== build 18 ==
## sd_encr_device
module sd_encr_device (
    input wire clk,                     
    input wire rst,                     
    input wire start,                   
    input wire rw_flag,                 
    output wire done,                   
    output wire sd_clk,
    output wire sd_cs_n,
    output wire sd_mosi,
    input  wire sd_miso,
    input wire key_rw,                  
    input wire key_sel,                 
    input wire [511:0] key_data_in,     
    output wire [511:0] key_data_out    
);
    wire sd_ready;
    wire sd_read_ready;
    wire sd_write_data_ready;
    wire [511:0] sd_data_in;
    wire [511:0] sd_data_out;
    reg xor_start;
    wire xor_done;
    wire [511:0] xor_sd_data_in;
    wire xor_sd_data_valid;
    wire xor_sd_ready;
    wire [511:0] xor_sd_data_out;
    wire reg_file_rw;
    wire reg_file_sel;
    wire [511:0] reg_file_data_out;
    reg sd_write_trigger;
    SD_Controller u_sd_controller (
        .clk              (clk),
        .rst_n            (~rst),
        .write_data       (sd_data_out),
        .write_data_ready (sd_write_data_ready),
        .read_data        (sd_data_in),
        .read_ready       (sd_read_ready),
        .ready            (sd_ready),
        .spi_clk          (sd_clk),
        .spi_cs_n         (sd_cs_n),
        .spi_mosi         (sd_mosi),
        .spi_miso         (sd_miso)
    );
    xorEncr #(
        .DATA_WIDTH(512),
        .KEY_WIDTH(512)
    ) u_xor_encr (
        .clk              (clk),
        .rst              (rst),
        .start            (xor_start),
        .rw_flag          (rw_flag),
        .done             (xor_done),
        .sd_data_in       (xor_sd_data_in),
        .sd_data_out      (xor_sd_data_out),
  ...
Size: about 140000 µm² of cells after synthesis.
Settings: LEC_CHECK=0, ABC_AREA=0, CAP_MARGIN=20, CELL_PAD_IN_SITES_GLOBAL_PLACEMENT=0, CORE_MARGIN=2, CORE_UTILIZATION=72, CTS_CLUSTER_DIAMETER=40, CTS_CLUSTER_SIZE=57, MIN_ROUTING_LAYER=met1, PLACE_DENSITY_LB_ADDON=0.0, SETUP_SLACK_MARGIN=1.12, SLEW_MARGIN=20; clock period 3.91 ns.
run.sh (not shown) runs the stock make flow with config.mk's settings and CLKGATE_MAP_FILE=.
From the logs: build 18 reached the end of the flow and failed the layout checks with capacitance limit, slew limit.
Modified inputs, build 53 compared to build 18
- CELL_PAD_IN_SITES_GLOBAL_PLACEMENT no longer set, was 0
- PLACE_DENSITY_LB_ADDON no longer set, was 0.0
- CTS_CLUSTER_SIZE no longer set, was 57
- SETUP_SLACK_MARGIN no longer set, was 1.12
- CTS_CLUSTER_DIAMETER no longer set, was 40
- MIN_ROUTING_LAYER no longer set, was met1
- CORE_UTILIZATION now 57, was 72
- ABC_AREA no longer set, was 0
- the clock period (ns, I/O delays scaled along) now 4.41, was 3.91
[summary]
Between build 18 and build 53, arrival time reported for the critical path endpoint is lower for build 18, build 53 comes in above that.
Per the final summary, build 53 finished and its layout is clean on timing, DRC and antenna.
Cmp build 18 and build 53 / maximum number of pins on one net before global-route repair / higher: build 18
Changes observed in build 53 relative to build 18: arithmetic-cell share of the synthesized area counting full adders, half adders and majority gates was more or less identical, final hold slack went up by 200 ps, combinational fraction of design power down 0.2 points, final cell utilization of the core went down.
Going from build 18 to build 53, chip width saw an increase; clock power lost 22%; maximum single-stage delay on the critical path roughly the same; die area has increased.
[inputs] build 48 vs build 53
- PLACE_DENSITY_LB_ADDON newly set to 0.2
- CORE_UTILIZATION changed from 57 to 37
- the clock period (ns, I/O delays scaled along) changed from 4.41 to 7.04
Relative to build 53, the initial antenna violation count measured on build 48 has decreased by a little under 10%. [build 48 vs build 53] number of nets in the layout: lower in build 48. Side by side, final design area excluding fillers turned out higher in build 48 than in build 53. Lower total antenna diodes in the routed design goes to build 48 over build 53. Between build 53 and build 48, met1 routed wirelength after detailed routing increased. Build 48 against build 53: die outline area picked up an extra 140000 µm²; met2 wirelength from detailed routing picked up an extra 9.5%; global router's overall resource usage lost 9.9 points; final critical delay including setup and external delays picked up an extra 1620 ps.
Setup changes, build 48 to build 16
- swapping 37 for 72 in CORE_UTILIZATION
- putting CTS_CLUSTER_SIZE at 14 where nothing was set
- putting SETUP_SLACK_MARGIN at 1.12 where nothing was set
- swapping 0.2 for 0.0 in PLACE_DENSITY_LB_ADDON
- swapping 7.04 for 3.92 in the clock period (ns, I/O delays scaled along)
Results
Build 48 → build 16: tapcell count fell by 2535, routing usage on met1 now sits higher.
Hold-critical path depth ended up 2 higher on build 16 than on build 48.
From build 48 to build 16 the numbers moved as follows: sequential share of layout area picked up an extra 0.25 points, worst setup slack lost 760 ps.

sd_encr_device again, from the RTL that the note above started with.
clock: 3.91 ns
lec_check: 0
cap_margin: 20
core_aspect_ratio: 0.71
core_margin: 2
core_utilization: 72
cts_cluster_diameter: 381
cts_cluster_size: 14
place_density_lb_addon: 0.0
setup_slack_margin: 1.11
slew_margin: 20
Edit:
Settings changed: ABC_AREA set to 0, CELL_PAD_IN_SITES_GLOBAL_PLACEMENT set to 0, CORE_ASPECT_RATIO 0.71 to unset, CTS_CLUSTER_DIAMETER 381 to 40, CTS_CLUSTER_SIZE 14 to 57, MIN_ROUTING_LAYER set to met1, SETUP_SLACK_MARGIN 1.11 to 0.97.
=> Sequential share of layout area shrinks by 1.7 points; cell area grows by 3.1%; die size is about the same; fmax shrinks by 2.3%; non-clock buffer count shrinks by 48; routed wire length grows by 15%; hold slack gets worse by 0.13 ns; via count grows by 7.0%.
Edit:
Settings changed: CAP_MARGIN 20 to 30, CTS_CLUSTER_SIZE 57 to 14, PLACE_DENSITY_LB_ADDON 0.0 to 0.06.
After rerunning: The new run finished clean; register-to-register slack gets better by 0.11 ns; die area does not change; first-iteration DRC count goes down by 16%; cell count stays flat; worst setup slack gets better by 0.11 ns; core utilization goes down by 0.23 points; non-clock buffer count goes up by 24; synthesized cell count does not change.

Starting RTL as in the previous note.
// sd_encr_device
module sd_encr_device (
    input wire clk,                     
    input wire rst,                     
    input wire start,                   
    input wire rw_flag,                 
    output wire done,                   
    output wire sd_clk,
    output wire sd_cs_n,
    output wire sd_mosi,
    input  wire sd_miso,
    input wire key_rw,                  
    input wire key_sel,                 
    input wire [511:0] key_data_in,     
    output wire [511:0] key_data_out    
);
Settings: LEC_CHECK=0, CAP_MARGIN=20, CELL_PAD_IN_SITES_GLOBAL_PLACEMENT=2, CORE_MARGIN=6, CORE_UTILIZATION=45, CTS_CLUSTER_DIAMETER=192, GPL_ROUTABILITY_DRIVEN=0, PLACE_DENSITY_LB_ADDON=0.21, SLEW_MARGIN=40, TNS_END_PERCENT=35; clock period 10.0 ns.
The baseline finished with timing, DRC and antenna clean.
==> next run, changes <==
- CELL_PAD_IN_SITES_GLOBAL_PLACEMENT: 2 -> unset
- CORE_MARGIN: 6 -> 2
- CTS_CLUSTER_DIAMETER: 192 -> unset
- GPL_ROUTABILITY_DRIVEN: 0 -> unset
- PLACE_DENSITY_LB_ADDON: 0.21 -> 0.2
- SLEW_MARGIN: 40 -> 20
- TNS_END_PERCENT: 35 -> unset
- clock period: 10.0 -> 7.04 ns (I/O delays scaled with it)
Outcome: The changed run ran to the end with no violations. Worst setup slack got worse by 3.0 ns. Global-route usage is higher by 0.81 points. Register-to-register slack loses 3.0 ns. Cell area is lower by 0.39%. Utilization is lower by 0.48 points. Clock power rose by 45%. Count of clock-buffer cells in the layout came out lower by 6. Sequential share of layout area rises by 0.22 points. Die area falls by 2.8%.
==> next run, changes <==
- CORE_UTILIZATION: 45 -> 57
- PLACE_DENSITY_LB_ADDON: 0.2 -> unset
- clock period: 7.04 -> 4.54 ns (I/O delays scaled with it)
Effect: The new run finished clean. Sequential share of layout area rises by 0.17 points. Clock power rises by 52%. Die size falls by 21%.
==> next run, changes <==
- CORE_UTILIZATION: 57 -> 45
- PLACE_DENSITY_LB_ADDON: unset -> 0.2
- clock period: 4.54 -> 9.56 ns (I/O delays scaled with it)
Effect:
- The new run produced a clean layout
- non-clock buffer count goes down by 85
- global-route usage is lower by 6.1 points
- design area stays flat
- wire length is higher by about 2.7%
- core utilization went down by 15 points
- via count went down by about 1.2%
- sequential share of layout area falls by 0.11 points
- clock power shrinks by about 50%
- worst setup slack is better by 2.4 ns
- clock-buffer cell count rises by 47
==> next run, changes <==
- CORE_UTILIZATION: 45 -> 70
- CTS_CLUSTER_SIZE: unset -> 43
- PLACE_DENSITY_LB_ADDON: 0.2 -> unset
- clock period: 9.56 -> 4.77 ns (I/O delays scaled with it)
Effect:
- The new run went through all stages and came out clean
- worst setup slack gets worse by 2.4 ns
- cell area is lower by 1.4%
- fmax grows by 54%
- power is higher by 94%
- area after synthesis does not change
Power is estimated from default activity; no workload was simulated.
